<file path="flow/config.mk">
export PLATFORM = sky130hd
export DESIGN_NAME = pipeline
export DESIGN_NICKNAME = pipeline
export VERILOG_FILES = /design/flow/design.v
export SDC_FILE = /design/flow/constraint.sdc
export NUM_CORES = 4
export LEC_CHECK = 0
export ABC_AREA = 1
export CAP_MARGIN = 20
export CORE_ASPECT_RATIO = 0.92
export CORE_MARGIN = 2
export CORE_UTILIZATION = 72
export PLACE_DENSITY = 0.65
export SLEW_MARGIN = 20
</file>
<file path="flow/constraint.sdc">
create_clock -name core_clock -period 4.02 [get_ports {clk}]
set_input_delay 0.8040 -clock core_clock [delete_from_list [all_inputs] [get_ports {clk}]]
set_output_delay 0.8040 -clock core_clock [all_outputs]
set_load 0.01 [all_outputs]
</file>
<file path="flow/design.v">
module id_decoder(
  instr,
  alu_op,
  imm,
  alu_a_src,
  alu_b_src,
  mem_op,
  branch_op,
  dest_src
);
  parameter INSTR_W = 32;
  parameter ALU_OP_W = (4);
  parameter WORD_W = 32;
  input [INSTR_W - 1:0] instr;
  output reg [ALU_OP_W - 1:0] alu_op;
  output reg [WORD_W - 1:0] imm;
  output reg [(2) - 1:0] alu_a_src;
  output reg [(2) - 1:0] alu_b_src;
  output reg [(4) - 1:0] mem_op;
  output reg branch_op;
  output reg [(2) - 1:0] dest_src;
  wire [6:0] opcode = (instr[6:0]);
  wire [2:0] funct3 = (instr[14:12]);
  wire [6:0] funct7 = (instr[31:25]);
  wire [16:0] opcode_rtype = 
({(instr[31:25]), (instr[14:12]), (instr[6:0])});
  wire [16:0] opcode_itype = 
({7'b0, (instr[14:12]), (instr[6:0])});
  wire [16:0] opcode_stype = 
({7'b0, (instr[14:12]), (instr[6:0])});
  wire [16:0] opcode_btype = 
({7'b0, (instr[14:12]), (instr[6:0])});
  reg [16:0] opcode_complete;
  wire [11:0] itype_imm12 = (instr[31:20]);
  wire [11:0] stype_imm12 = ({instr[31:25], instr[11:7]});
  wire [11:0] btype_imm12 = 
({instr[31], instr[7], instr[30:25], instr[11:8], 1'b0});
  always@(*) begin
    case(opcode)
      (7'b0110011): opcode_complete = opcode_rtype;
      (7'b0010011): opcode_complete = opcode_itype;
      (7'b0000011): opcode_complete = opcode_stype;
      (7'b0100011): opcode_complete = opcode_stype;
      (7'b1100011): opcode_complete = opcode_btype;
      (7'b0110111): opcode_complete = ({10'b0, (7'b0110111)});
      (7'b0010111): opcode_complete = ({10'b0, (7'b0010111)});
      (7'b1101111): opcode_complete = ({10'b0, (7'b1101111)});
      (7'b1100111): opcode_complete = ({10'b0, (7'b1100111)});
      default: opcode_complete = 0;
    endcase
  end
  always@(*) begin
    mem_op = (0);
    branch_op = 0;
    case(opcode)
      (7'b0110011): begin
        imm = {32{1'b0}};
        alu_a_src = (0);
        alu_b_src = (0);
        dest_src = (1);
      end
      (7'b0010011): begin
        imm = $signed(itype_imm12);
        alu_a_src = (0);
        alu_b_src = (1);
        dest_src = (1);
      end
      (7'b0000011): begin
        imm = $signed(itype_imm12);
        alu_a_src = (0);
        alu_b_src = (1);
        dest_src = (2);
        case(funct3)
          (3'b000): mem_op = (6);
          (3'b001): mem_op = (5);
          (3'b010): mem_op = (4);
          (3'b100): mem_op = (7);
          (3'b101): mem_op = (8);
          default: mem_op = (0);
        endcase
      end
      (7'b0100011): begin
        imm = $signed(stype_imm12);
        alu_a_src = (0);
        alu_b_src = (0);
        dest_src = (0);
        case(funct3)
          (3'b000): mem_op = (3);
          (3'b001): mem_op = (2);
          (3'b010): mem_op = (1);
          default: mem_op = (0);
        endcase
      end
      (7'b1100011): begin
        imm = $signed(btype_imm12);
        alu_a_src = (0);
        alu_b_src = (0);
        dest_src = (0);
        branch_op = 1;
      end
      (7'b0110111): begin
        imm = ({instr[31:12], 12'b0});
        alu_a_src = (2);
        alu_b_src = (1);
        dest_src = (1);
      end
      (7'b0010111): begin
        imm = ({instr[31:12], 12'b0});
        alu_a_src = (1);
        alu_b_src = (1);
        dest_src = (1);
      end
      (7'b1101111): begin
        imm = ({instr[31], instr[19:12], instr[20], instr[30:21], 
12'b0});
        alu_a_src = (2);
        alu_b_src = (3);
        dest_src = (0);
        branch_op = 1;
      end
      (7'b1100111): begin
        imm = ($signed(instr[31:20]));
        alu_a_src = (2);
        alu_b_src = (3);
        dest_src = (3);
        branch_op = 1;
      end
      default: begin
        imm = 0;
        alu_a_src = (0);
        alu_b_src = (0);
        dest_src = (0);
      end
    endcase
  end
  always@(*) begin
    case(opcode_complete)
      ({(7'b0000000), (3'b000), (7'b0110011)}), ({7'b0000000, (3'b000), (7'b0010011)}): alu_op = (0);
      ({(7'b0100000), (3'b000), (7'b0110011)}): alu_op = (6);
      ({(7'b0000000), (3'b010), (7'b0110011)}), ({7'b0000000, (3'b010), (7'b0010011)}): alu_op = (4);
      ({(7'b0000000), (3'b010), (7'b0110011)}), ({7'b0000000, (3'b011), (7'b0010011)}): alu_op = (5);
      ({(7'b0000000), (3'b100), (7'b0110011)}), ({7'b0000000, (3'b100), (7'b0010011)}): alu_op = (3);
      ({(7'b0000000), (3'b110), (7'b0110011)}), ({7'b0000000, (3'b110), (7'b0010011)}): alu_op = (2);
      ({(7'b0000000), (3'b111), (7'b0110011)}), ({7'b0000000, (3'b111), (7'b0010011)}): alu_op = (1);
      ({7'h00, (3'b000), (7'b1100011)}): alu_op = (3);
      ({7'h00, (3'b001), (7'b1100011)}): alu_op = (12);
      ({7'h00, (3'b100), (7'b1100011)}): alu_op = (10);
      ({7'h00, (3'b101), (7'b1100011)}): alu_op = (4);
      ({7'h00, (3'b110), (7'b1100011)}): alu_op = (10);
      ({7'h00, (3'b111), (7'b1100011)}): alu_op = (11);
      ({10'b0, (7'b0110111)}): alu_op = (0);
      ({10'b0, (7'b0010111)}): alu_op = (0);
      ({10'b0, (7'b1101111)}): alu_op = (0);
      ({10'b0, (7'b1100111)}): alu_op = (0);
      default: alu_op = (0);
    endcase
  end
endmodule
module alu(
  opp_a,
  opp_b,
  op,
  eval,
  zero
);
  parameter DATA_W = 32;
  localparam ALU_OP_W = (4);
  input [DATA_W - 1:0] opp_a;
  input [DATA_W - 1:0] opp_b;
  input [ALU_OP_W - 1:0] op;
  output reg [DATA_W - 1:0] eval;
  output zero;
  assign zero = (eval == 0);
  always@(*) begin
    case(op)
      (0): eval = opp_a + opp_b;
      (6): eval = opp_a - opp_b;
      (1): eval = opp_a & opp_b;
      (2): eval = opp_a | opp_b;
      (3): eval = opp_a ^ opp_b;
      (4): eval = $signed(opp_a) < $signed(opp_b);
      (5): eval = opp_a < opp_b;
      (10): eval = $signed(opp_a) >= $signed(opp_b);
      (11): eval = opp_a >= opp_b;
      (12): eval = opp_a != opp_b;
      default: eval = 0;
    endcase
  end
endmodule
module register_file(
  clk,
  aresetn,
  rd_reg_a,
  rd_reg_b,
  rd_data_a,
  rd_data_b,
  wr_en,
  wr_reg,
  wr_data
);
  parameter REG_COUNT = 32;
  parameter REG_W = 32;
  parameter REG_IDX_W = $clog2(REG_COUNT);
  input clk;
  input aresetn;
  input [REG_IDX_W - 1:0] rd_reg_a;
  input [REG_IDX_W - 1:0] rd_reg_b;
  output [REG_W - 1:0] rd_data_a;
  output [REG_W - 1:0] rd_data_b;
  input wr_en;
  input [REG_IDX_W - 1:0] wr_reg;
  input [REG_W - 1:0] wr_data;
  reg [REG_W - 1:0] registers [0:REG_COUNT - 1];
  integer i;
  always@(posedge clk) begin
    if(aresetn == 0) begin
      for(i = 0; i < REG_COUNT; i = i + 1) begin
        registers[i] <= 0;
      end
    end else if(wr_en == 1 && wr_reg != 0) begin
      registers[wr_reg] <= wr_data;
    end
  end
  assign rd_data_a = registers[rd_reg_a];
  assign rd_data_b = registers[rd_reg_b];
endmodule
module fe(
  clk,
  clr,
  stall,
  i_branch,
  i_branch_addr,
  o_pc,
  o_instr_req
);
  input clk;
  input clr;
  input stall;
  input i_branch;
  input [32 - 1:0] i_branch_addr;
  output [32 -1:0] o_pc;
  output o_instr_req;
  reg [32 - 1:0] r_pc;
  always@(posedge clk) begin
    if(clr == 1) begin
      r_pc <= 0;
    end else if(stall == 0) begin
      if (i_branch == 1) begin
        r_pc <= i_branch_addr + 32 / 8;
      end else begin
        r_pc <= r_pc + 32 / 8;
      end
    end
  end
  assign o_pc = i_branch ? i_branch_addr : r_pc;
  assign o_instr_req = ~clr;
endmodule
module id(
  clk,
  clr,
  stall,
  rf_reset,
  i_pc,
  i_instr,
  i_ex_alu_eval,
  i_ex_dest_reg,
  i_ex_dest_src,
  i_me_dest_reg,
  i_me_dest_src,
  i_me_dest_data,
  i_wb_dest_en,
  i_wb_dest_reg,
  i_wb_dest_data,
  o_pc,
  o_instr,
  o_alu_op,
  o_alu_data_a,
  o_alu_data_b,
  o_imm,
  o_mem_op,
  o_dest_src,
  o_dest_reg,
  o_branch_op,
  o_mem_hazard
);
  input clk;
  input clr;
  input stall;
  input rf_reset;
  input [32 - 1:0] i_pc;
  input [32 - 1:0] i_instr;
  wire [32 - 1:0] s_instr;
  input [$clog2(32) - 1:0] i_ex_dest_reg;
  input [(2) - 1:0] i_ex_dest_src;
  input [32 - 1:0] i_ex_alu_eval;
  input [$clog2(32) - 1:0] i_me_dest_reg;
  input [(2) - 1:0] i_me_dest_src;
  input [32 - 1:0] i_me_dest_data;
  input i_wb_dest_en;
  input [$clog2(32) - 1:0] i_wb_dest_reg;
  input [32 - 1:0] i_wb_dest_data;
  output [32 - 1:0] o_pc;
  output [32 - 1:0] o_instr;
  reg [32 - 1:0] r_pc;
  reg [32 - 1:0] r_instr;
  output [(4) - 1:0] o_alu_op;
  output reg[32 - 1:0] o_alu_data_a;
  output reg[32 - 1:0] o_alu_data_b;
  output [32 - 1:0] o_imm;
  output [(4) - 1:0] o_mem_op;
  output o_branch_op;
  output [(2) - 1:0] o_dest_src;
  output [$clog2(32) - 1:0] o_dest_reg;
  assign o_dest_reg = (s_instr[11:7]);
  output o_mem_hazard;
  wire [(2) - 1:0] s_alu_src_a;
  wire [(2) - 1:0] s_alu_src_b;
  wire [(4) - 1:0] s_mem_op;
  wire [(2) - 1:0] s_dest_src;
  wire s_branch_op;
  wire [$clog2(32) - 1:0] s_reg_a = (s_instr[19:15]);
  wire [32 - 1:0] s_reg_data_a;
  wire [$clog2(32) - 1:0] s_reg_b = (s_instr[24:20]);
  wire [32 - 1:0] s_reg_data_b;
  reg s_mem_hazard_reg_a;
  reg s_mem_hazard_reg_b;
  reg [32 - 1:0] r_temp_pc;
  reg [32 - 1:0] r_temp_instr;
  reg r_temp_valid;
  always@(posedge clk) begin
    if(clr == 1) begin
      r_pc <= 0;
      r_instr <= 0;
      r_temp_valid <= 0;
    end else begin
      if(r_temp_valid == 0) begin
        r_pc <= i_pc;
        r_instr <= i_instr;
      end
      if(stall == 1) begin
        r_temp_pc <= r_pc;
        r_temp_instr <= r_instr;
      end
      r_temp_valid <= stall;
    end
  end
  assign o_pc = r_temp_valid ? r_temp_pc : r_pc;
  assign o_instr = r_temp_valid ? r_temp_instr : r_instr;
  assign s_instr = o_instr;
  assign o_mem_hazard = s_mem_hazard_reg_a | s_mem_hazard_reg_b;
  assign o_mem_op = stall ? (0) : s_mem_op;
  assign o_dest_src = stall ? (0) : s_dest_src;
  assign o_branch_op = ~stall & s_branch_op;
  id_decoder dec(
    .instr(s_instr),
    .alu_op(o_alu_op),
    .imm(o_imm),
    .mem_op(s_mem_op),
    .alu_a_src(s_alu_src_a),
    .alu_b_src(s_alu_src_b),
    .dest_src(s_dest_src),
    .branch_op(s_branch_op)
  );
  register_file rf(
    .clk(clk),
    .aresetn(rf_reset),
    .rd_reg_a(s_reg_a),
    .rd_reg_b(s_reg_b),
    .rd_data_a(s_reg_data_a),
    .rd_data_b(s_reg_data_b),
    .wr_en(i_wb_dest_en),
    .wr_reg(i_wb_dest_reg),
    .wr_data(i_wb_dest_data)
  );
  function [32 - 1:0] fwd_alu_data;
    input [$clog2(32) - 1:0] reg_num;
    input [32 - 1:0] reg_data;
  begin
    if(reg_num != 0 && reg_num == i_ex_dest_reg &&
      i_ex_dest_src == (1)) begin
      fwd_alu_data = i_ex_alu_eval;
    end else if(reg_num != 0 && reg_num == i_me_dest_reg &&
      i_me_dest_src != (0)) begin
      fwd_alu_data = i_me_dest_data;
    end else if(reg_num != 0 && reg_num == i_wb_dest_reg &&
      i_wb_dest_en == 1) begin
      fwd_alu_data = i_wb_dest_data;
    end else begin
      fwd_alu_data = reg_data;
    end
  end
  endfunction
  function mem_hazard_stall;
    input [$clog2(32) - 1:0] reg_num;
  begin
    if(reg_num != 0 && reg_num == i_ex_dest_reg &&
      i_ex_dest_src == (2)) begin
      mem_hazard_stall = 1;
    end else begin
      mem_hazard_stall = 0;
    end
  end
  endfunction
  always@(*) begin
    s_mem_hazard_reg_a = 0;
    case(s_alu_src_a)
      (0): begin
        o_alu_data_a = fwd_alu_data(s_reg_a, s_reg_data_a);
        s_mem_hazard_reg_a = mem_hazard_stall(s_reg_a);
      end
      (1): o_alu_data_a = r_pc;
      (2): o_alu_data_a = 0;
      default: o_alu_data_a = 0;
    endcase
    s_mem_hazard_reg_b = 0;
    case(s_alu_src_b)
      (0): begin
        o_alu_data_b = fwd_alu_data(s_reg_b, s_reg_data_b);
        s_mem_hazard_reg_b = mem_hazard_stall(s_reg_b);
      end
      (1): o_alu_data_b = o_imm;
      (2): o_alu_data_b = 32 / 8;
      (3): o_alu_data_b = 0;
      default: o_alu_data_b = 0;
    endcase
  end
endmodule
module ex(
  clk,
  clr,
  stall,
  i_pc,
  i_instr,
  i_alu_op,
  i_alu_data_a,
  i_alu_data_b,
  i_imm,
  i_mem_op,
  i_dest_src,
  i_dest_reg,
  i_branch_op,
  o_pc,
  o_instr,
  o_dest_src,
  o_dest_reg,
  o_alu_eval,
  o_mem_op,
  o_mem_req_addr,
  o_mem_req_wr_data,
  o_mem_req_wr_en,
  o_mem_req_count,
  o_branch,
  o_branch_addr
);
  input clk;
  input clr;
  input stall;
  input [32 - 1:0] i_pc;
  input [32 - 1:0] i_instr;
  input [(4) - 1:0] i_alu_op;
  input [32 - 1:0] i_alu_data_a;
  input [32 - 1:0] i_alu_data_b;
  input [32 - 1:0] i_imm;
  input [(4) - 1:0] i_mem_op;
  input [(2) - 1:0] i_dest_src;
  input [$clog2(32) - 1:0] i_dest_reg;
  input i_branch_op;
  reg [32 - 1:0] r_pc;
  reg [32 - 1:0] r_instr;
  reg [(4) - 1:0] r_alu_op;
  reg [32 - 1:0] r_alu_data_a;
  reg [32 - 1:0] r_alu_data_b;
  reg [32 - 1:0] r_imm;
  reg [(4) - 1:0] r_mem_op;
  reg [(2) - 1:0] r_dest_src;
  reg [$clog2(32) - 1:0] r_dest_reg;
  reg r_branch_op;
  wire [32 - 1:0] s_alu_eval;
  wire s_alu_zero;
  output [32 - 1:0] o_pc;
  output [32 - 1:0] o_instr;
  output [(2) - 1:0] o_dest_src;
  output [$clog2(32) - 1:0] o_dest_reg;
  output [32 - 1:0] o_alu_eval;
  output [(4) - 1:0] o_mem_op;
  output [32 - 1:0] o_mem_req_addr;
  output [32 - 1:0] o_mem_req_wr_data;
  output reg o_mem_req_wr_en;
  output reg [(2) - 1:0] o_mem_req_count;
  output o_branch;
  output [32 - 1:0] o_branch_addr;
  assign o_pc = r_pc;
  assign o_instr = r_instr;
  assign o_dest_src = r_dest_src;
  assign o_dest_reg = r_dest_reg;
  assign o_alu_eval = s_alu_eval;
  assign o_mem_op = r_mem_op;
  assign o_branch = s_alu_zero & r_branch_op;
  assign o_branch_addr = r_pc + r_imm;
  always@(posedge clk) begin
    if(clr == 1) begin
      r_pc <= 0;
      r_instr <= 0;
      r_alu_op <= (0);
      r_alu_data_a <= 0;
      r_alu_data_b <= 0;
      r_imm <= 0;
      r_mem_op <= (0);
      r_dest_src <= (0);
      r_dest_reg <= 0;
      r_branch_op <= 0;
    end else if(stall == 0) begin
      r_pc <= i_pc;
      r_instr <= i_instr;
      r_alu_op <= i_alu_op;
      r_mem_op <= i_mem_op;
      r_alu_data_a <= i_alu_data_a;
      r_alu_data_b <= i_alu_data_b;
      r_imm <= i_imm;
      r_dest_src <= i_dest_src;
      r_dest_reg <= i_dest_reg;
      r_branch_op <= i_branch_op;
    end
  end
  alu comp(
    .opp_a(r_alu_data_a),
    .opp_b(r_alu_data_b),
    .op(r_alu_op),
    .eval(s_alu_eval),
    .zero(s_alu_zero)
  );
  assign o_mem_req_addr = r_imm + r_alu_data_a;
  assign o_mem_req_wr_data = r_alu_data_b;
  always@(*) begin
    case(r_mem_op)
      (1): begin
        o_mem_req_count = (3);
        o_mem_req_wr_en = 1;
      end
      (2): begin
        o_mem_req_count = (2);
        o_mem_req_wr_en = 1;
      end
      (3): begin
        o_mem_req_count = (1);
        o_mem_req_wr_en = 1;
      end
      (4): begin
        o_mem_req_count = (3);
        o_mem_req_wr_en = 0;
      end
      (5): begin
        o_mem_req_count = (2);
        o_mem_req_wr_en = 0;
      end
      (6): begin
        o_mem_req_count = (1);
        o_mem_req_wr_en = 0;
      end
      (8): begin
        o_mem_req_count = (2);
        o_mem_req_wr_en = 0;
      end
      (7): begin
        o_mem_req_count = (1);
        o_mem_req_wr_en = 0;
      end
      default: begin
        o_mem_req_count = (0);
        o_mem_req_wr_en = 0;
      end
    endcase
  end
endmodule
module me(
  clk,
  clr,
  stall,
  i_pc,
  i_instr,
  i_dest_src,
  i_dest_reg,
  i_alu_eval,
  i_mem_read,
  i_mem_op,
  o_pc,
  o_instr,
  o_dest_src,
  o_dest_reg,
  o_dest_data
);
  input clk;
  input clr;
  input stall;
  input [32 - 1:0] i_pc;
  input [32 - 1:0] i_instr;
  input [(2) - 1:0] i_dest_src;
  input [$clog2(32) - 1:0] i_dest_reg;
  input [32 - 1:0] i_alu_eval;
  input [32 - 1:0] i_mem_read;
  input [(4) -1:0] i_mem_op;
  reg [32 - 1:0] r_pc;
  reg [32 - 1:0] r_instr;
  reg [(2) - 1:0] r_dest_src;
  reg [$clog2(32) - 1:0] r_dest_reg;
  reg [32 - 1:0] r_alu_eval;
  reg [32 - 1:0] r_mem_read;
  reg [32 - 1:0] s_final_mem_read;
  output [32 - 1:0] o_pc;
  output [32 - 1:0] o_instr;
  output [(2) - 1:0] o_dest_src;
  output [$clog2(32) - 1:0] o_dest_reg;
  output reg [32 - 1:0] o_dest_data;
  assign o_pc = r_pc;
  assign o_instr = r_instr;
  assign o_dest_src = r_dest_src;
  assign o_dest_reg = r_dest_reg;
  always@(posedge clk) begin
    if(clr == 1) begin
      r_pc <= 0;
      r_instr <= 0;
      r_dest_src <= 0;
      r_dest_reg <= 0;
      r_alu_eval <= 0;
      r_mem_read <= 0;
    end else if(stall == 0) begin
      r_pc <= i_pc;
      r_instr <= i_instr;
      r_dest_src <= i_dest_src;
      r_dest_reg <= i_dest_reg;
      r_alu_eval <= i_alu_eval;
      r_mem_read <= i_mem_read;
    end
  end
  always@(*) begin
    if(i_mem_op == (7) || i_mem_op == (8)) begin
      s_final_mem_read = i_mem_read;
    end else begin
      s_final_mem_read = $signed(i_mem_read);
    end
    case(r_dest_src)
      (0): o_dest_data = 0;
      (1): o_dest_data = r_alu_eval;
      (2): o_dest_data = s_final_mem_read;
      (3): o_dest_data = r_pc + 32 / 8;
      default: o_dest_data = 0;
    endcase
  end
endmodule
module wb(
  clk,
  clr,
  i_pc,
  i_instr,
  i_dest_src,
  i_dest_reg,
  i_dest_data,
  o_pc,
  o_instr,
  o_dest_en,
  o_dest_reg,
  o_dest_data
);
  input clk;
  input clr;
  input [32 - 1:0] i_pc;
  input [32 - 1:0] i_instr;
  input [(2) - 1:0] i_dest_src;
  input [$clog2(32) - 1:0] i_dest_reg;
  input [32 - 1:0] i_dest_data;
  reg [32 - 1:0] r_pc;
  reg [32 - 1:0] r_instr;
  reg [(2) - 1:0] r_dest_src;
  reg [$clog2(32) - 1:0] r_dest_reg;
  reg [32 - 1:0] r_dest_data;
  output [32 - 1:0] o_pc;
  output [32 - 1:0] o_instr;
  output o_dest_en;
  output [$clog2(32) - 1:0] o_dest_reg;
  output [32 - 1:0] o_dest_data;
  assign o_pc = r_pc;
  assign o_instr = r_instr;
  assign o_dest_en = r_dest_src != (0);
  assign o_dest_reg = r_dest_reg;
  assign o_dest_data = r_dest_data;
  always@(posedge clk) begin
    if(clr == 1) begin
      r_pc <= 0;
      r_instr <= 0;
      r_dest_src <= (0);
      r_dest_reg <= 0;
      r_dest_data <= 0;
    end else begin
      r_pc <= i_pc;
      r_instr <= i_instr;
      r_dest_src <= i_dest_src;
      r_dest_reg <= i_dest_reg;
      r_dest_data <= i_dest_data;
    end
  end
endmodule
module pipeline(
  clk,
  resetn,
  o_instr_req_addr,
  o_instr_req_en,
  i_instr_res_data,
  o_mem_req_addr,
  o_mem_req_wr_data,
  o_mem_req_wr_en,
  o_mem_req_count,
  i_mem_res_rd_data,
  i_mem_res_code
);
  input clk;
  input resetn;
  output [32 - 1:0] o_instr_req_addr;
  output o_instr_req_en;
  input [32 - 1:0] i_instr_res_data;
  output [32 - 1:0] o_mem_req_addr;
  output [32 - 1:0] o_mem_req_wr_data;
  output o_mem_req_wr_en;
  output [(2) - 1:0] o_mem_req_count;
  input [32 - 1:0] i_mem_res_rd_data;
  input [(3) - 1:0] i_mem_res_code;
  wire fe_clr;
  wire fe_stall;
  wire fe_branch;
  wire [32 - 1:0] fe_branch_addr;
  wire [32 - 1:0] fe_pc;
  wire id_clr;
  wire id_stall;
  wire [32 - 1:0] id_pc;
  wire [32 - 1:0] id_instr;
  wire [(4) - 1:0] id_alu_op;
  wire [32 - 1:0] id_alu_data_a;
  wire [32 - 1:0] id_alu_data_b;
  wire [32 - 1:0] id_imm;
  wire [(4) - 1:0] id_mem_op;
  wire [(2) - 1:0] id_dest_src;
  wire [$clog2(32) - 1:0] id_dest_reg;
  wire id_branch_op;
  wire id_mem_hazard;
  wire ex_clr;
  wire ex_stall;
  wire [32 - 1:0] ex_pc;
  wire [32 - 1:0] ex_instr;
  wire [32 - 1:0] ex_alu_eval;
  wire [(2) - 1:0] ex_dest_src;
  wire [$clog2(32) - 1:0] ex_dest_reg;
  wire [(4) - 1:0] ex_mem_op;
  wire me_clr;
  wire me_stall;
  wire [32 - 1:0] me_pc;
  wire [32 - 1:0] me_instr;
  wire [(2) - 1:0] me_dest_src;
  wire [$clog2(32) - 1:0] me_dest_reg;
  wire [32 - 1:0] me_dest_data;
  wire wb_clr;
  wire wb_stall;
  wire wb_dest_en;
  wire [$clog2(32) - 1:0] wb_dest_reg;
  wire [32 - 1:0] wb_dest_data;
  assign fe_clr = ~resetn;
  assign id_clr = ~resetn | fe_branch;
  assign ex_clr = ~resetn | fe_branch;
  assign me_clr = ~resetn;
  assign wb_clr = ~resetn;
  assign fe_stall = id_mem_hazard;
  assign id_stall = id_mem_hazard;
  assign ex_stall = 0;
  assign me_stall = 0;
  assign wb_stall = 0;
  assign o_instr_req_addr = fe_pc;
  fe p0(
    .clk(clk),
    .clr(fe_clr),
    .stall(fe_stall),
    .i_branch(fe_branch),
    .i_branch_addr(fe_branch_addr),
    .o_pc(fe_pc),
    .o_instr_req(o_instr_req_en)
  );
  reg [32 - 1:0] fe_pc_delay;
  always@(posedge clk) begin
    fe_pc_delay <= fe_pc;
  end
  id p1(
    .clk(clk),
    .clr(id_clr),
    .stall(id_stall),
    .rf_reset(resetn),
    .i_pc(fe_pc_delay),
    .i_instr(i_instr_res_data),
    .i_ex_dest_reg(ex_dest_reg),
    .i_ex_dest_src(ex_dest_src),
    .i_ex_alu_eval(ex_alu_eval),
    .i_me_dest_reg(me_dest_reg),
    .i_me_dest_src(me_dest_src),
    .i_me_dest_data(me_dest_data),
    .i_wb_dest_en(wb_dest_en),
    .i_wb_dest_reg(wb_dest_reg),
    .i_wb_dest_data(wb_dest_data),
    .o_pc(id_pc),
    .o_instr(id_instr),
    .o_alu_op(id_alu_op),
    .o_alu_data_a(id_alu_data_a),
    .o_alu_data_b(id_alu_data_b),
    .o_imm(id_imm),
    .o_mem_op(id_mem_op),
    .o_dest_src(id_dest_src),
    .o_dest_reg(id_dest_reg),
    .o_branch_op(id_branch_op),
    .o_mem_hazard(id_mem_hazard)
  );
  ex p2(
    .clk(clk),
    .clr(ex_clr),
    .stall(ex_stall),
    .i_pc(id_pc),
    .i_instr(id_instr),
    .i_alu_op(id_alu_op),
    .i_alu_data_a(id_alu_data_a),
    .i_alu_data_b(id_alu_data_b),
    .i_imm(id_imm),
    .i_mem_op(id_mem_op),
    .i_dest_src(id_dest_src),
    .i_dest_reg(id_dest_reg),
    .i_branch_op(id_branch_op),
    .o_pc(ex_pc),
    .o_instr(ex_instr),
    .o_dest_src(ex_dest_src),
    .o_dest_reg(ex_dest_reg),
    .o_alu_eval(ex_alu_eval),
    .o_mem_op(ex_mem_op),
    .o_mem_req_addr(o_mem_req_addr),
    .o_mem_req_wr_data(o_mem_req_wr_data),
    .o_mem_req_wr_en(o_mem_req_wr_en),
    .o_mem_req_count(o_mem_req_count),
    .o_branch(fe_branch),
    .o_branch_addr(fe_branch_addr)
  );
  me p3(
    .clk(clk),
    .clr(me_clr),
    .stall(me_stall),
    .i_pc(ex_pc),
    .i_instr(ex_instr),
    .i_dest_src(ex_dest_src),
    .i_dest_reg(ex_dest_reg),
    .i_alu_eval(ex_alu_eval),
    .i_mem_read(i_mem_res_rd_data),
    .i_mem_op(ex_mem_op),
    .o_pc(me_pc),
    .o_instr(me_instr),
    .o_dest_src(me_dest_src),
    .o_dest_reg(me_dest_reg),
    .o_dest_data(me_dest_data)
  );
  wb p4(
    .clk(clk),
    .clr(wb_clr),
    .i_pc(me_pc),
    .i_instr(me_instr),
    .i_dest_src(me_dest_src),
    .i_dest_reg(me_dest_reg),
    .i_dest_data(me_dest_data),
    .o_dest_en(wb_dest_en),
    .o_dest_reg(wb_dest_reg),
    .o_dest_data(wb_dest_data)
  );
endmodule
</file>
<file path="flow/run.sh">
#!/bin/bash
# the make line also repeats each setting of config.mk as NAME=value (left out here)
make -C /OpenROAD-flow-scripts/flow DESIGN_CONFIG=/design/flow/config.mk WORK_HOME=/design/flow/orfs CLKGATE_MAP_FILE= finish
</file>
==> results.yml, run 1 <==
# physical design summary
outcome:
  status: "did not finish"
  stop_stage: "global routing (5_1_grt)"
  error: "[ERROR GRT-0232] Routing congestion too high. Check the congestion heatmap in the GUI."
cts:
  htree_levels: 4
  clockRootBuffer: "clkbuf_16"
  cts_sinks: 1476
  cts_made_buffers: 147
  cts_buffer_depth: 3
die:
  fp-row-count: 119
  ios: 169
  die_y_um: 329.1
  core-area_um2: 114200
  die_w_um: 357.4
  die_area_um2: 117600
  fp_util: 0.7243
synth:
  compound_area_frac: 0.1818
  syn_inst: 10204
  ys_cells: 10204
  xor_share: 0.009530
  yosysWarnings: 9
  topCombFamilyByArea: "simple AND/OR/NAND/NOR gates"
  ys_seq_frac: 0.4889
  synth_top_cell_by_area: "edfxtp_1"
  post_synth.cell_area_avg_um2: 8.106
  ys_types: 73
  edf_count: 1088
  top_area_frac: 0.3950
  synth_top_cell_by_count: "nor2_1"
  mux_share: 0.0002420
  ys_chip_area_um2: 82710
  area_leaders: "edfxtp_1, dfxtp_1, nor2_1"
  async_reset_ff_frac: 0
  ys_sh_adder: 0.02547
  yosys.area_share.simple: 0.2225
  flop_cell: "edfxtp_1"
  yosys-top-cells-count: "nor2_1, nand2_1, edfxtp_1, o21ai_0, a21oi_1"
  ys_ff: 1476
  syn-cell-area_um2: 82710
global_routing:
  grt_overflow: 94
  groute.usage.overall: 0.7492
placed_design:
  dp_hpwl_um: 236200
  gp_congestion: 1.224
  dp_cells: 12002
  io_buffers: 165
  dpl-instance-area_um2: 91240
[repair_timing]
| item | 4_1_cts |
|---|---|
| gates cloned | 3 |
| pin swaps | 104 |
| hold buffers | 0 |
| buffers inserted | 78 |
| resized | 587 |
| endpoints found under the setup margin | 288 |
| hold endpoints to repair | 0 |
[metal layers]
layer,global-route usage,GRT overflow
met2,0.8881,41
met5,0.3400,1
met1,0.7959,2
met3,0.6259,2
met4,0.6308,48
[through the flow]
| step | worst slack (ps) | hold WS, ps |
|---|---|---|
| after floorplan | 1.630 | 407.1 |
| after global placement | -539.1 | 409.0 |
| after detailed placement | -639.8 | 413.6 |
| after CTS | -853.6 | 431.0 |
==> run 2: changes to the inputs <==
ABC_AREA = 0   (was 1)
CAP_MARGIN = 5   (was 20)
CELL_PAD_IN_SITES_GLOBAL_PLACEMENT = 1   (was not set)
CORE_ASPECT_RATIO = not set   (was 0.92)
CORE_UTILIZATION = 65   (was 72)
HOLD_SLACK_MARGIN = 0.3   (was not set)
PLACE_DENSITY = not set   (was 0.65)
PLACE_DENSITY_LB_ADDON = 0.0   (was not set)
SETUP_SLACK_MARGIN = 1.0   (was not set)
SLEW_MARGIN = 30   (was 20)
TNS_END_PERCENT = 5   (was not set)
clock period = 5.79 ns   (was 4.02 ns; I/O delays follow)
==> run 2 against run 1 <==
Now fails the layout checks on negative setup slack. Die size rose by 12%. Synthesized cell count fell by 16%. Area after synthesis up 1.2%.
==> results.yml, run 2 <==
# yosys + openroad results
power_and_ir_drop:
  p_seq_frac: 0.451
  clkPwrFrac: 0.384
  post-layout-total-power_w: 0.02631
  pg_clk_w: 0.0101
  seq_power_w: 0.0119
  p_sw_w: 0.007157
  p_sw_frac: 0.2720
  leakagePower_nw: 37.33
  ir_drop_uv: 327.1
  maxPowerGroup: "registers"
  p_int_w: 0.01915
  power_density_nw_per_um2: 268.8
  combPwrFrac: 0.166
  powerComb_w: 0.00436
setup_path:
  reg2regPathDepth: 32
  critical_path.top_delay_family: "simple AND/OR/NAND/NOR gates"
  r2r_slack_ps: -390
  worst-setup-path-type: "register to primary output"
  arrival_ps: 5310
  cp.required_ps: 4630
  crit_buf_inv: 8
  cp_max_fo: 8
  critPathSlowestCell: "ha_2"
  crit_end: "o_instr_req_addr[4]"
  slowest_delay_ps: 400
  r2r_end: "p0.r_pc[20]"
  critical_path.most_common_cell: "buf_4"
  path_cells: "inv_1, ha_2, buf_4, nand2_1, nor3_1, o21ai_0, buf_4, a21o_4, a211oi_2, o22ai_1, o21ai_1, buf_4, o211ai_1, nor4b_4, buf_4, nand3_4, nor3_4, buf_6, buf_12, mux2_4, buf_6"
  crit_start: "p2.r_alu_data_a[11]"
  critical_path_cell_count: 21
  end_kind: "primary output"
  critPathLaunchType: "register"
  worstReg2RegStart: "p2.r_alu_data_a[11]"
final_timing:
  clock-skew-final_ps: 35.16
  tightest_slew_ps: 1137
  rsz0062_at_grt: "true"
  relSlewSlack: 0.2417
  period_needed_ps: 6465
  hold_viol_final: 0
  hold_slack_ps: 465.0
  slew_violations: 0
  layout_setup_ws_ps: -674.8
  setup_violations: 42
  fmax_ghz: 0.1547
  period_used_share: 1.117
cts:
  hold_buffers: 0
  clk_pin_slew_worst_paths_ps: 60
  htree_levels: 4
  clockRootBuffer: "clkbuf_16"
  cts_tree: "done"
  cts_sinks: 1476
  clk_latency_ps: 810
  cts_buffer_depth: 3
  cts_made_buffers: 155
hold_path:
  hold_class: "register to register"
  holdCritStartpoint: "p1.r_instr[3]"
  min_path_cells: 0
  hold_end: "p1.r_temp_instr[3]"
finish:
  seq_area_um2: 40500
  logic_area_um2: 41980
  area_delta_synth_final_pct: 16.97
  n_fill_cell: 8607
  nets: 9091
  final_util: 0.7665
  design_area_um2: 97870
global_routing:
  grt_pass1_wl_um: 442100
  grt_max_degree: 139
  groute.usage.overall: 0.4548
  grt_pass1_vias: 70527
  grt_overflow: 0
  grt_antenna_before_repair: 9
die:
  die_y_um: 362.8
  die_w_um: 362.8
  ios: 169
  fp_util: 0.6553
  fp-row-count: 131
  die_area_um2: 131600
  core-area_um2: 127700
synth:
  yosysWarnings: 9
  compound_area_frac: 0.09791
  xor_share: 0.01319
  syn_inst: 8542
  top_area_frac: 0.3905
  ys_sh_adder: 0.02518
  synth_top_cell_by_count: "nand2_1"
  topCombFamilyByArea: "simple AND/OR/NAND/NOR gates"
  ys_types: 100
  syn-cell-area_um2: 83670
  ys_ff: 1476
  ys_cells: 8542
  area_leaders: "edfxtp_1, dfxtp_1, and2_1"
  yosys.area_share.simple: 0.2480
  post_synth.cell_area_avg_um2: 9.795
  edf_count: 1088
  mux_share: 0.09255
  flop_cell: "edfxtp_1"
  ys_chip_area_um2: 83670
  async_reset_ff_frac: 0
  yosys-top-cells-count: "nand2_1, edfxtp_1, and2_1, nand3_1, clkbuf_1"
  synth_top_cell_by_area: "edfxtp_1"
  ys_seq_frac: 0.4833
route:
  ant_nets: 0
  wl_per_cell_um: 28.51
  drtIter0Drc: 11130
  wirelength_um: 303500
  detail_route.first_pass.iterations: 8
  vias: 72510
  viasPerCell: 6.812
  drcViolationCount: 0
placed_design:
  dp_hpwl_um: 204700
  io_buffers: 165
  dpl-instance-area_um2: 90950
  place_ws_ps: -743.5
  gp_congestion: 1.123
outcome:
  so_faults: "negative setup slack"
  status: "complete, but fails checks"
flow_run:
  maxCapViolations: 0
  warnings: 107
==> run 2: final cells by class <==
class | instances | area share
inverters | 140 | 0.005421
diodes | 2 | 0.00005114
well taps | 1662 | 0.02125
clock inverters | 75 | 0.008387
repair buffers | 855 | 0.07865
clock buffers | 206 | 0.04352
flip-flops and latches | 1476 | 0.4138
multi-input cells | 6228 | 0.4289
==> run 2: metrics by stage <==
stage,TNS (ps),std cells
floorplan,-26.94,8573
finish,-22200,10644
global route,-28600,10642
detailed placement,-27750,10309
global placement,-28310,10300
CTS,-18330,10626
==> run 2: per-layer routing <==
layer,vias to the layer above,part of all wire,track usage
met5,-,0.00034,0
li1,31215,-,-
met2,5473,0.46,0.7189
met4,12,0.079,0.3239
met3,1320,0.13,0.1241
met1,34490,0.33,0.5394
==> run 2: timing repair <==
item                                    in CTS  in global routing
gates resized                              394                 90
buffers inserted                            32                 12
endpoints found under the setup margin     400                387
pin swaps                                   79                 69
cloned                                       4                  0
hold endpoints to repair                     0                  0
==> run 3: changes to the inputs <==
CAP_MARGIN = 25   (was 5)
CELL_PAD_IN_SITES_DETAIL_PLACEMENT = 2   (was not set)
CELL_PAD_IN_SITES_GLOBAL_PLACEMENT = not set   (was 1)
CORE_ASPECT_RATIO = 0.56   (was not set)
CORE_UTILIZATION = 53   (was 65)
CTS_CLUSTER_DIAMETER = 384   (was not set)
GPL_ROUTABILITY_DRIVEN = 0   (was not set)
HOLD_SLACK_MARGIN = not set   (was 0.3)
PLACE_DENSITY_LB_ADDON = not set   (was 0.0)
SETUP_SLACK_MARGIN = 1.24   (was 1.0)
TNS_END_PERCENT = not set   (was 5)
clock period = 6.57 ns   (was 5.79 ns; I/O delays follow)
==> run 3 against run 2 <==
The flow now stops in detailed placement (3_5_place_dp). Die size rose by 22%. Area after synthesis did not move. Synthesized cell count did not move.
==> results.yml, run 3 <==
# physical design summary
synth:
  xor_share: 0.01319
  synth_top_cell_by_area: "edfxtp_1"
  flop_cell: "edfxtp_1"
  top_area_frac: 0.3905
  ys_ff: 1476
  async_reset_ff_frac: 0
  ys_chip_area_um2: 83670
  yosys.area_share.simple: 0.2480
  topCombFamilyByArea: "simple AND/OR/NAND/NOR gates"
  ys_types: 100
  syn_inst: 8542
  mux_share: 0.09255
  ys_cells: 8542
  ys_sh_adder: 0.02518
  post_synth.cell_area_avg_um2: 9.795
  edf_count: 1088
  compound_area_frac: 0.09791
  yosysWarnings: 9
  synth_top_cell_by_count: "nand2_1"
  area_leaders: "edfxtp_1, dfxtp_1, and2_1"
  yosys-top-cells-count: "nand2_1, edfxtp_1, and2_1, nand3_1, clkbuf_1"
  syn-cell-area_um2: 83670
  ys_seq_frac: 0.4833
outcome:
  status: "did not finish"
  error: "[ERROR DPL-0033] detailed placement checks failed during check placement."
  stop_stage: "detailed placement (3_5_place_dp)"
die:
  core-area_um2: 157200
  die_y_um: 301.3
  ios: 169
  fp-row-count: 109
  fp_util: 0.5321
  die_w_um: 534.9
  die_area_um2: 161200
placed_design:
  io_buffers: 165
## run 3: per-stage QoR
stage | power, W | TNS (ps)
after floorplan | 0.01254 | 0
after global placement | 0.01417 | -3581
==> run 4: changes to the inputs <==
ABC_AREA = 1   (was 0)
CAP_MARGIN = 20   (was 25)
CELL_PAD_IN_SITES_DETAIL_PLACEMENT = not set   (was 2)
CORE_ASPECT_RATIO = 0.92   (was 0.56)
CORE_UTILIZATION = 72   (was 53)
CTS_CLUSTER_DIAMETER = not set   (was 384)
CTS_CLUSTER_SIZE = 15   (was not set)
GPL_ROUTABILITY_DRIVEN = not set   (was 0)
PLACE_DENSITY = 0.65   (was not set)
SETUP_SLACK_MARGIN = 0.34   (was 1.24)
SLEW_MARGIN = 20   (was 30)
clock period = 4.02 ns   (was 6.57 ns; I/O delays follow)
==> run 4 against run 3 <==
The run fails in global routing (5_1_grt). Synthesized cell count increased by 19%. Die size shrank 27%. Area after synthesis is 1.1% lower.
==> results.yml, run 4 <==
# physical design summary
placed_design:
  dp_hpwl_um: 234300
  gp_congestion: 1.202
  place_ws_ps: -657.3
  dpl-instance-area_um2: 91740
  io_buffers: 165
synth:
  ys_cells: 10204
  ys_sh_adder: 0.02547
  synth_top_cell_by_area: "edfxtp_1"
  ys_types: 73
  ys_seq_frac: 0.4889
  flop_cell: "edfxtp_1"
  compound_area_frac: 0.1818
  yosys-top-cells-count: "nor2_1, nand2_1, edfxtp_1, o21ai_0, a21oi_1"
  top_area_frac: 0.3950
  yosysWarnings: 9
  topCombFamilyByArea: "simple AND/OR/NAND/NOR gates"
  ys_ff: 1476
  async_reset_ff_frac: 0
  yosys.area_share.simple: 0.2225
  area_leaders: "edfxtp_1, dfxtp_1, nor2_1"
  edf_count: 1088
  ys_chip_area_um2: 82710
  syn_inst: 10204
  syn-cell-area_um2: 82710
  mux_share: 0.0002420
  synth_top_cell_by_count: "nor2_1"
  post_synth.cell_area_avg_um2: 8.106
  xor_share: 0.009530
cts:
  cts_sinks: 1476
  htree_levels: 4
  cts_made_buffers: 148
  hold_buffers: 0
  clockRootBuffer: "clkbuf_16"
  cts_buffer_depth: 3
die:
  die_area_um2: 117600
  die_y_um: 329.1
  fp_util: 0.7243
  core-area_um2: 114200
  die_w_um: 357.4
  ios: 169
  fp-row-count: 119
global_routing:
  groute.usage.overall: 0.7704
  grt_overflow: 3
outcome:
  status: "did not finish"
  stop_stage: "global routing (5_1_grt)"
  error: "[ERROR GRT-0232] Routing congestion too high. Check the congestion heatmap in the GUI."
run 4: timing repair:
action,in CTS
gates resized,480
pin swaps,67
gates cloned,3
endpoints found under the setup margin,354
setup buffers,69
run 4: per-layer routing:
| layer | overflow | GRT usage |
|---|---|---|
| met5 | 0 | 0.4212 |
| met1 | 0 | 0.7948 |
| met4 | 2 | 0.6747 |
| met2 | 1 | 0.9036 |
| met3 | 0 | 0.6654 |
run 4: stage by stage:
step	std cells	hold WS, ps	util	power, W	TNS (ps)
floorplan	10235	407.1	-	0.02101	0
global placement	12034	409.1	0.8031	0.02434	-30020
detailed placement	12035	419.1	0.8033	0.02456	-33360
CTS	12379	433.7	0.8599	0.03886	-44420
==> run 5: changes to the inputs <==
ABC_AREA = not set   (was 1)
CORE_ASPECT_RATIO = not set   (was 0.92)
CORE_UTILIZATION = 58   (was 72)
CTS_CLUSTER_SIZE = not set   (was 15)
PLACE_DENSITY = not set   (was 0.65)
SETUP_SLACK_MARGIN = not set   (was 0.34)
clock period = 5.44 ns   (was 4.02 ns; I/O delays follow)
==> run 5 against run 4 <==
Now fails the layout checks on negative setup slack. Synthesized cell count is 16% lower. Die size rose by 25%. Area after synthesis is 1.2% higher.
==> results.yml, run 5 <==
# yosys + openroad results
finish:
  design_area_um2: 100100
  n_fill_cell: 10751
  final_util: 0.6978
  nets: 9327
  area_delta_synth_final_pct: 19.67
setup_path:
  critPathSlowestCell: "dfxtp_4"
  path_cells: "inv_4, ha_4, inv_2, fa_2, nor2b_4, o21ai_2, a211o_1, o21a_4, o41ai_4, a211oi_2, a221o_1, a211o_1, nor4_2, buf_4, nand4_4, buf_6, nor3_4, buf_6, buf_6, buf_16, buf_6, mux2_4, buf_6"
  r2r_slack_ps: -960
  critical_path.top_delay_family: "AND-OR/OR-AND gates"
  critPathLaunchType: "register"
  crit_buf_inv: 9
  worst-setup-path-type: "register to primary output"
  crit_start: "p2.r_alu_data_a[0]"
  arrival_ps: 5360
  crit_end: "o_instr_req_addr[19]"
  r2r_end: "fe_pc_delay[30]"
  cp_max_fo: 5
  worstReg2RegStart: "p2.r_alu_data_a[0]"
  end_kind: "primary output"
  reg2regPathDepth: 39
  critical_path_cell_count: 23
  slowest_delay_ps: 380
  critical_path.most_common_cell: "buf_6"
  cp.required_ps: 4350
power_and_ir_drop:
  p_int_w: 0.02053
  combPwrFrac: 0.170
  ir_drop_uv: 264.2
  power_density_nw_per_um2: 285.0
  leakagePower_nw: 38.57
  pg_clk_w: 0.0111
  maxPowerGroup: "registers"
  powerComb_w: 0.00485
  clkPwrFrac: 0.387
  p_sw_w: 0.008007
  p_seq_frac: 0.443
  seq_power_w: 0.0126
  p_sw_frac: 0.2806
die:
  core-area_um2: 143500
  fp_util: 0.5831
  die_w_um: 383.8
  ios: 169
  fp-row-count: 139
  die_y_um: 383.8
  die_area_um2: 147300
hold_path:
  holdCritStartpoint: "p1.r_instr[8]"
  min_path_cells: 0
  hold_class: "register to register"
  hold_end: "p1.r_temp_instr[8]"
synth:
  xor_share: 0.01319
  edf_count: 1088
  yosys-top-cells-count: "nand2_1, edfxtp_1, and2_1, nand3_1, clkbuf_1"
  ys_chip_area_um2: 83670
  ys_seq_frac: 0.4833
  ys_sh_adder: 0.02518
  synth_top_cell_by_area: "edfxtp_1"
  top_area_frac: 0.3905
  async_reset_ff_frac: 0
  area_leaders: "edfxtp_1, dfxtp_1, and2_1"
  flop_cell: "edfxtp_1"
  synth_top_cell_by_count: "nand2_1"
  syn_inst: 8542
  compound_area_frac: 0.09791
  yosysWarnings: 9
  ys_types: 100
  post_synth.cell_area_avg_um2: 9.795
  mux_share: 0.09255
  topCombFamilyByArea: "simple AND/OR/NAND/NOR gates"
  syn-cell-area_um2: 83670
  ys_ff: 1476
  yosys.area_share.simple: 0.2480
  ys_cells: 8542
outcome:
  status: "complete, but fails checks"
  so_faults: "negative setup slack"
placed_design:
  gp_congestion: 1.010
  io_buffers: 165
  dpl-instance-area_um2: 92570
  dp_hpwl_um: 217700
final_timing:
  layout_setup_ws_ps: -1013
  period_used_share: 1.186
  clock-skew-final_ps: 51.55
  relSlewSlack: 0.2109
  hold_viol_final: 0
  tightest_slew_ps: 1182
  hold_slack_ps: 458.7
  slew_violations: 0
  fmax_ghz: 0.1550
  rsz0062_at_grt: "true"
  period_needed_ps: 6453
  setup_violations: 47
cts:
  htree_levels: 4
  cts_buffer_depth: 3
  clk_pin_slew_worst_paths_ps: 60
  cts_made_buffers: 159
  clockRootBuffer: "clkbuf_16"
  hold_buffers: 0
  cts_sinks: 1476
  clk_latency_ps: 860
  cts_tree: "done"
global_routing:
  grt_overflow: 0
  grt_pass1_wl_um: 464800
  grt_max_degree: 131
  grt_antenna_before_repair: 7
  grt_pass1_vias: 71257
  groute.usage.overall: 0.4309
flow_run:
  warnings: 106
  maxCapViolations: 0
route:
  drcViolationCount: 0
  ant_nets: 0
  viasPerCell: 6.561
  wl_per_cell_um: 28.90
  detail_route.first_pass.iterations: 7
  wirelength_um: 321900
  vias: 73073
  drtIter0Drc: 9600
## run 5: what timing repair did
item / CTS / global route
gates cloned: 3 / 0
gates resized: 362 / 116
endpoints found under the setup margin: 105 / 175
pin swaps: 66 / 55
setup buffers: 91 / 40
## run 5: per-stage QoR
stage | power (W) | setup slack [ps] | std cells | TNS (ps)
finish | 0.02853 | -1013 | 11137 | -35950
global route | 0.02924 | -1242 | 11133 | -47620
CTS | 0.02835 | -1091 | 11112 | -35670
detailed placement | 0.01739 | -796.6 | 10721 | -30520
global placement | 0.01734 | -790.1 | 10721 | -28540
floorplan | 0.01514 | -376.3 | 8573 | -1604
## run 5: area by class of cell
class	instances	area, um2	area share
multi-input cells	6228	41960	0.4191
diodes	4	10.01	0.00009997
clock inverters	89	1020	0.01018
well taps	1903	2381	0.02378
flip-flops and latches	1476	40480	0.4043
clock buffers	210	4262	0.04256
inverters	140	534.3	0.005336
repair buffers	1087	9475	0.09464
## run 5: metal layers
metal  track usage  wire (um)  vias up
met5             0         71        -
met4        0.2813      24140       10
met3        0.1081      38150     1206
met2        0.6939     150200     5184
met1        0.5146     109300    35006
li1              -          -    31667
==> run 6: changes to the inputs <==
ABC_AREA = 0   (was not set)
CAP_MARGIN = 5   (was 20)
CELL_PAD_IN_SITES_DETAIL_PLACEMENT = 2   (was not set)
CELL_PAD_IN_SITES_GLOBAL_PLACEMENT = 3   (was not set)
CORE_ASPECT_RATIO = 1.44   (was not set)
CORE_MARGIN = 10   (was 2)
CORE_UTILIZATION = 49   (was 58)
CTS_CLUSTER_SIZE = 19   (was not set)
HOLD_SLACK_MARGIN = -0.1   (was not set)
PLACE_DENSITY_LB_ADDON = 0.21   (was not set)
SETUP_SLACK_MARGIN = 1.0   (was not set)
SLEW_MARGIN = 30   (was 20)
clock period = 11.5 ns   (was 5.44 ns; I/O delays follow)
==> run 6 against run 5 <==
The run now fails in global placement without I/O (3_1_place_gp_skip_io). Area after synthesis unchanged. Synthesized cell count unchanged. Die size is 28% higher.
==> results.yml, run 6 <==
# physical design summary
synth:
  mux_share: 0.09255
  xor_share: 0.01319
  flop_cell: "edfxtp_1"
  syn-cell-area_um2: 83670
  compound_area_frac: 0.09791
  ys_cells: 8542
  topCombFamilyByArea: "simple AND/OR/NAND/NOR gates"
  syn_inst: 8542
  synth_top_cell_by_area: "edfxtp_1"
  synth_top_cell_by_count: "nand2_1"
  ys_sh_adder: 0.02518
  ys_seq_frac: 0.4833
  yosys-top-cells-count: "nand2_1, edfxtp_1, and2_1, nand3_1, clkbuf_1"
  ys_ff: 1476
  yosysWarnings: 9
  ys_chip_area_um2: 83670
  edf_count: 1088
  yosys.area_share.simple: 0.2480
  area_leaders: "edfxtp_1, dfxtp_1, and2_1"
  ys_types: 100
  top_area_frac: 0.3905
  post_synth.cell_area_avg_um2: 9.795
  async_reset_ff_frac: 0
die:
  die_area_um2: 188000
  die_w_um: 364.4
  fp_util: 0.4939
  fp-row-count: 181
  core-area_um2: 169400
  die_y_um: 515.9
outcome:
  stop_stage: "global placement without I/O (3_1_place_gp_skip_io)"
  status: "did not finish"
  error: "[ERROR FLW-0024] Place density exceeds 1.0 (current PLACE_DENSITY_LB_ADDON =  0.21). Please check if the value of  PLACE_DENSITY_LB_ADDON is between 0 and 0.99."
==> run 7: changes to the inputs <==
CELL_PAD_IN_SITES_GLOBAL_PLACEMENT = 1   (was 3)
CORE_ASPECT_RATIO = 0.6   (was 1.44)
CTS_CLUSTER_SIZE = 10   (was 19)
GPL_ROUTABILITY_DRIVEN = 0   (was not set)
MAX_ROUTING_LAYER = met4   (was not set)
SLEW_MARGIN = 20   (was 30)
==> run 7 against run 6 <==
Synthesized cell count stayed put. Die size is 0.14% higher. Area after synthesis stayed put. The run fails in global routing (5_1_grt).
==> results.yml, run 7 <==
# physical design summary
cts:
  htree_levels: 4
  cts_sinks: 1476
  clockRootBuffer: "clkbuf_16"
  hold_buffers: 0
  cts_buffer_depth: 4
  cts_resized: 13
  cts_made_buffers: 175
  postCtsSetupBuffers: 0
synth:
  ys_ff: 1476
  yosys-top-cells-count: "nand2_1, edfxtp_1, and2_1, nand3_1, clkbuf_1"
  synth_top_cell_by_count: "nand2_1"
  mux_share: 0.09255
  synth_top_cell_by_area: "edfxtp_1"
  top_area_frac: 0.3905
  flop_cell: "edfxtp_1"
  post_synth.cell_area_avg_um2: 9.795
  ys_seq_frac: 0.4833
  yosysWarnings: 9
  ys_sh_adder: 0.02518
  area_leaders: "edfxtp_1, dfxtp_1, and2_1"
  compound_area_frac: 0.09791
  xor_share: 0.01319
  syn_inst: 8542
  ys_types: 100
  yosys.area_share.simple: 0.2480
  ys_cells: 8542
  edf_count: 1088
  topCombFamilyByArea: "simple AND/OR/NAND/NOR gates"
  ys_chip_area_um2: 83670
  syn-cell-area_um2: 83670
  async_reset_ff_frac: 0
die:
  fp-row-count: 117
  core-area_um2: 169700
  die_w_um: 553.5
  die_y_um: 340.1
  ios: 169
  fp_util: 0.4931
  die_area_um2: 188200
placed_design:
  place_ws_ps: 1581
  dp_hpwl_um: 303300
  dp_cells: 10455
  io_buffers: 165
outcome:
  stop_stage: "global routing (5_1_grt)"
  status: "did not finish"
==> run 7: metrics by stage <==
step	power [W]	area [um2]	util	hold slack, ps
after CTS	0.01361	92670	0.5462	491.1
after detailed placement	0.008087	87780	0.5174	458.4
after global placement	0.007869	87780	0.5174	438.8
after floorplan	0.007151	83780	-	426.0
==> run 8: changes to the inputs <==
ABC_AREA = not set   (was 0)
CAP_MARGIN = 20   (was 5)
CELL_PAD_IN_SITES_DETAIL_PLACEMENT = not set   (was 2)
CELL_PAD_IN_SITES_GLOBAL_PLACEMENT = 0   (was 1)
CORE_ASPECT_RATIO = 1.03   (was 0.6)
CORE_MARGIN = 5   (was 10)
CORE_UTILIZATION = 53   (was 49)
CTS_CLUSTER_SIZE = not set   (was 10)
GPL_ROUTABILITY_DRIVEN = not set   (was 0)
GPL_TIMING_DRIVEN = 1   (was not set)
HOLD_SLACK_MARGIN = not set   (was -0.1)
MAX_ROUTING_LAYER = not set   (was met4)
MIN_ROUTING_LAYER = met1   (was not set)
SETUP_SLACK_MARGIN = -0.65   (was 1.0)
clock period = 9.2 ns   (was 11.5 ns; I/O delays follow)
==> run 8 against run 7 <==
Now clean on timing, DRC and antenna. Area after synthesis stayed put. Die size is 12% lower. Synthesized cell count stayed put.
==> results.yml, run 8 <==
# yosys + openroad results
cts:
  clk_latency_ps: 820
  cts_resized: 0
  cts_buffer_depth: 3
  htree_levels: 4
  cts_tree: "done"
  postCtsSetupBuffers: 0
  hold_buffers: 0
  cts_sinks: 1476
  clockRootBuffer: "clkbuf_16"
  cts_made_buffers: 163
  clk_pin_slew_worst_paths_ps: 60
route:
  met1_length_um: 110500
  wirelength_um: 308800
  dr_wl_met3_um: 36770
  viasPerCell: 6.576
  detail_route.first_pass.iterations: 8
  drcViolationCount: 0
  vias: 69556
  ant_nets: 0
  highest_layer: "met5"
  wl_per_cell_um: 29.19
  drtIter0Drc: 9835
  met2_length_um: 141000
setup_path:
  reg2regPathDepth: 24
  cp_max_fo: 21
  slowest_delay_ps: 610
  critical_path_cell_count: 16
  r2r_slack_ps: 1320
  critical_path.top_delay_family: "AND-OR/OR-AND gates"
  r2r_end: "p0.r_pc[20]"
  critPathLaunchType: "register"
  cp.required_ps: 7360
  end_kind: "primary output"
  crit_buf_inv: 3
  crit_start: "p2.r_alu_data_a[1]"
  critPathSlowestCell: "clkdlybuf4s50_1"
  worst-setup-path-type: "register to primary output"
  crit_end: "o_instr_req_addr[20]"
  arrival_ps: 7230
  path_cells: "inv_1, ha_1, o21bai_1, o211ai_1, a31oi_2, a211oi_2, o221ai_1, a221oi_1, o211a_1, nand4_1, nor4_2, nand4_2, nor3_4, buf_4, mux2i_1, clkdlybuf4s50_1"
  worstReg2RegStart: "p2.r_alu_data_a[1]"
global_routing:
  grt_max_degree: 163
  grt_antenna_before_repair: 6
  grt_pass1_vias: 67248
  grt_pass1_wl_um: 445800
  grt_overflow: 0
  groute.usage.overall: 0.3614
final_timing:
  relSlewSlack: 0.1546
  setup_violations: 0
  layout_setup_ws_ps: 126.4
  slew_violations: 0
  period_needed_ps: 9074
  fmax_ghz: 0.1102
  clock-skew-final_ps: 29.85
  period_used_share: 0.9863
  hold_viol_final: 0
  hold_slack_ps: 460.4
  tightest_slew_ps: 1260
outcome:
  status: "complete, no violations"
power_and_ir_drop:
  leakagePower_nw: 34.28
  pg_clk_w: 0.00659
  seq_power_w: 0.00749
  clkPwrFrac: 0.404
  p_sw_frac: 0.2721
  ir_drop_uv: 222.9
  combPwrFrac: 0.138
  p_int_w: 0.01188
  p_sw_w: 0.004441
  maxPowerGroup: "registers"
  p_seq_frac: 0.459
  power_density_nw_per_um2: 175.9
  powerComb_w: 0.00225
placed_design:
  dp_hpwl_um: 196000
  io_buffers: 165
  gp_congestion: 1.008
  place_ws_ps: 1239
  dp_cells: 10282
die:
  die_y_um: 413.2
  die_area_um2: 165900
  core-area_um2: 157400
  fp-row-count: 148
  fp_util: 0.5316
  ios: 169
  die_w_um: 401.5
hold_path:
  min_path_cells: 0
  hold_end: "p1.r_temp_instr[7]"
  holdCritStartpoint: "p1.r_instr[7]"
  hold_class: "register to register"
synth:
  xor_share: 0.01319
  synth_top_cell_by_count: "nand2_1"
  yosys.area_share.simple: 0.2480
  ys_ff: 1476
  flop_cell: "edfxtp_1"
  top_area_frac: 0.3905
  yosysWarnings: 9
  mux_share: 0.09255
  ys_chip_area_um2: 83670
  post_synth.cell_area_avg_um2: 9.795
  compound_area_frac: 0.09791
  topCombFamilyByArea: "simple AND/OR/NAND/NOR gates"
  ys_sh_adder: 0.02518
  edf_count: 1088
  ys_cells: 8542
  ys_seq_frac: 0.4833
  ys_types: 100
  area_leaders: "edfxtp_1, dfxtp_1, and2_1"
  async_reset_ff_frac: 0
  syn-cell-area_um2: 83670
  syn_inst: 8542
  synth_top_cell_by_area: "edfxtp_1"
  yosys-top-cells-count: "nand2_1, edfxtp_1, and2_1, nand3_1, clkbuf_1"
flow_run:
  maxCapViolations: 0
  warnings: 119
finish:
  nets: 8582
  area_delta_synth_final_pct: 10.87
  stdcell_count: 10578
## run 8: area by class of cell
type / instances / area [um2]
repair buffers: 338 / 3148
fillers: 13121 / 64640
inverters: 140 / 528.0
clock inverters: 79 / 782.0
clock buffers: 213 / 4484
well taps: 2100 / 2628
multi-input cells: 6228 / 40730
flip-flops and latches: 1476 / 40460
diodes: 4 / 10.01
## run 8: through the flow
stage / TNS, ps / area (um2) / utilization / total power (W)
2_1_floorplan: 0 / 83780 / - / 0.008939
3_3_place_gp: 0 / 87440 / 0.5555 / 0.009760
3_5_place_dp: 0 / 87440 / 0.5555 / 0.009793
4_1_cts: 0 / 92710 / 0.5890 / 0.01628
5_1_grt: -993.6 / 92750 / 0.5893 / 0.01675
6_report: 0 / 92760 / 0.5893 / 0.01632
## run 8: layer usage
metal,vias up,track usage
met1,33832,0.4462
met3,968,0.09142
met5,-,0
li1,30198,-
met4,4,0.2190
met2,4554,0.5746
==> run 9: changes to the inputs <==
ABC_AREA = 1   (was not set)
CELL_PAD_IN_SITES_DETAIL_PLACEMENT = 2   (was not set)
CELL_PAD_IN_SITES_GLOBAL_PLACEMENT = not set   (was 0)
CORE_ASPECT_RATIO = not set   (was 1.03)
CORE_MARGIN = 3   (was 5)
CORE_UTILIZATION = 36   (was 53)
CTS_CLUSTER_DIAMETER = 183   (was not set)
CTS_CLUSTER_SIZE = 79   (was not set)
GPL_TIMING_DRIVEN = 0   (was 1)
MAX_ROUTING_LAYER = met4   (was not set)
MIN_ROUTING_LAYER = met2   (was met1)
PLACE_DENSITY_LB_ADDON = not set   (was 0.21)
SETUP_SLACK_MARGIN = not set   (was -0.65)
clock period = 10.5 ns   (was 9.2 ns; I/O delays follow)
==> run 9 against run 8 <==
The flow now stops in global routing (5_1_grt). Synthesized cell count up 19%. Area after synthesis down 1.1%. Die size rose by 42%.
==> results.yml, run 9 <==
# physical design summary
synth:
  ys_sh_adder: 0.02547
  ys_ff: 1476
  area_leaders: "edfxtp_1, dfxtp_1, nor2_1"
  synth_top_cell_by_count: "nor2_1"
  flop_cell: "edfxtp_1"
  syn_inst: 10204
  yosys-top-cells-count: "nor2_1, nand2_1, edfxtp_1, o21ai_0, a21oi_1"
  xor_share: 0.009530
  ys_cells: 10204
  post_synth.cell_area_avg_um2: 8.106
  mux_share: 0.0002420
  compound_area_frac: 0.1818
  syn-cell-area_um2: 82710
  yosys.area_share.simple: 0.2225
  async_reset_ff_frac: 0
  top_area_frac: 0.3950
  ys_chip_area_um2: 82710
  synth_top_cell_by_area: "edfxtp_1"
  edf_count: 1088
  topCombFamilyByArea: "simple AND/OR/NAND/NOR gates"
  yosysWarnings: 9
  ys_seq_frac: 0.4889
  ys_types: 73
outcome:
  error: "[ERROR GRT-0116] Global routing finished with congestion. Check the congestion regions in the DRC Viewer."
  stop_stage: "global routing (5_1_grt)"
  status: "did not finish"
placed_design:
  place_ws_ps: 2423
  io_buffers: 164
  dp_cells: 13625
  dp_hpwl_um: 573700
  gp_congestion: 1.593
cts:
  clockRootBuffer: "clkbuf_16"
  cts_buffer_depth: 3
  htree_levels: 2
  cts_made_buffers: 35
  cts_sinks: 1476
  postCtsSetupBuffers: 0
  hold_buffers: 0
  cts_resized: 0
die:
  die_y_um: 485.3
  core-area_um2: 227900
  fp-row-count: 175
  ios: 169
  fp_util: 0.3629
  die_area_um2: 235500
  die_w_um: 485.3
global_routing:
  groute.usage.overall: 1.082
  grt_overflow: 17063
run 9: through the flow:
step           cell area [um2]  utilization
2_1_floorplan            82830            -
4_1_cts                  95810       0.4203
3_5_place_dp             94230       0.4134
3_3_place_gp             88230       0.3871
run 9: metal layers:
metal,track usage,GRT overflow
met4,0.9026,1519
met5,-,-
met1,-,-
met2,1.048,4855
met3,1.236,10689
Power is estimated from default activity; no workload was simulated.
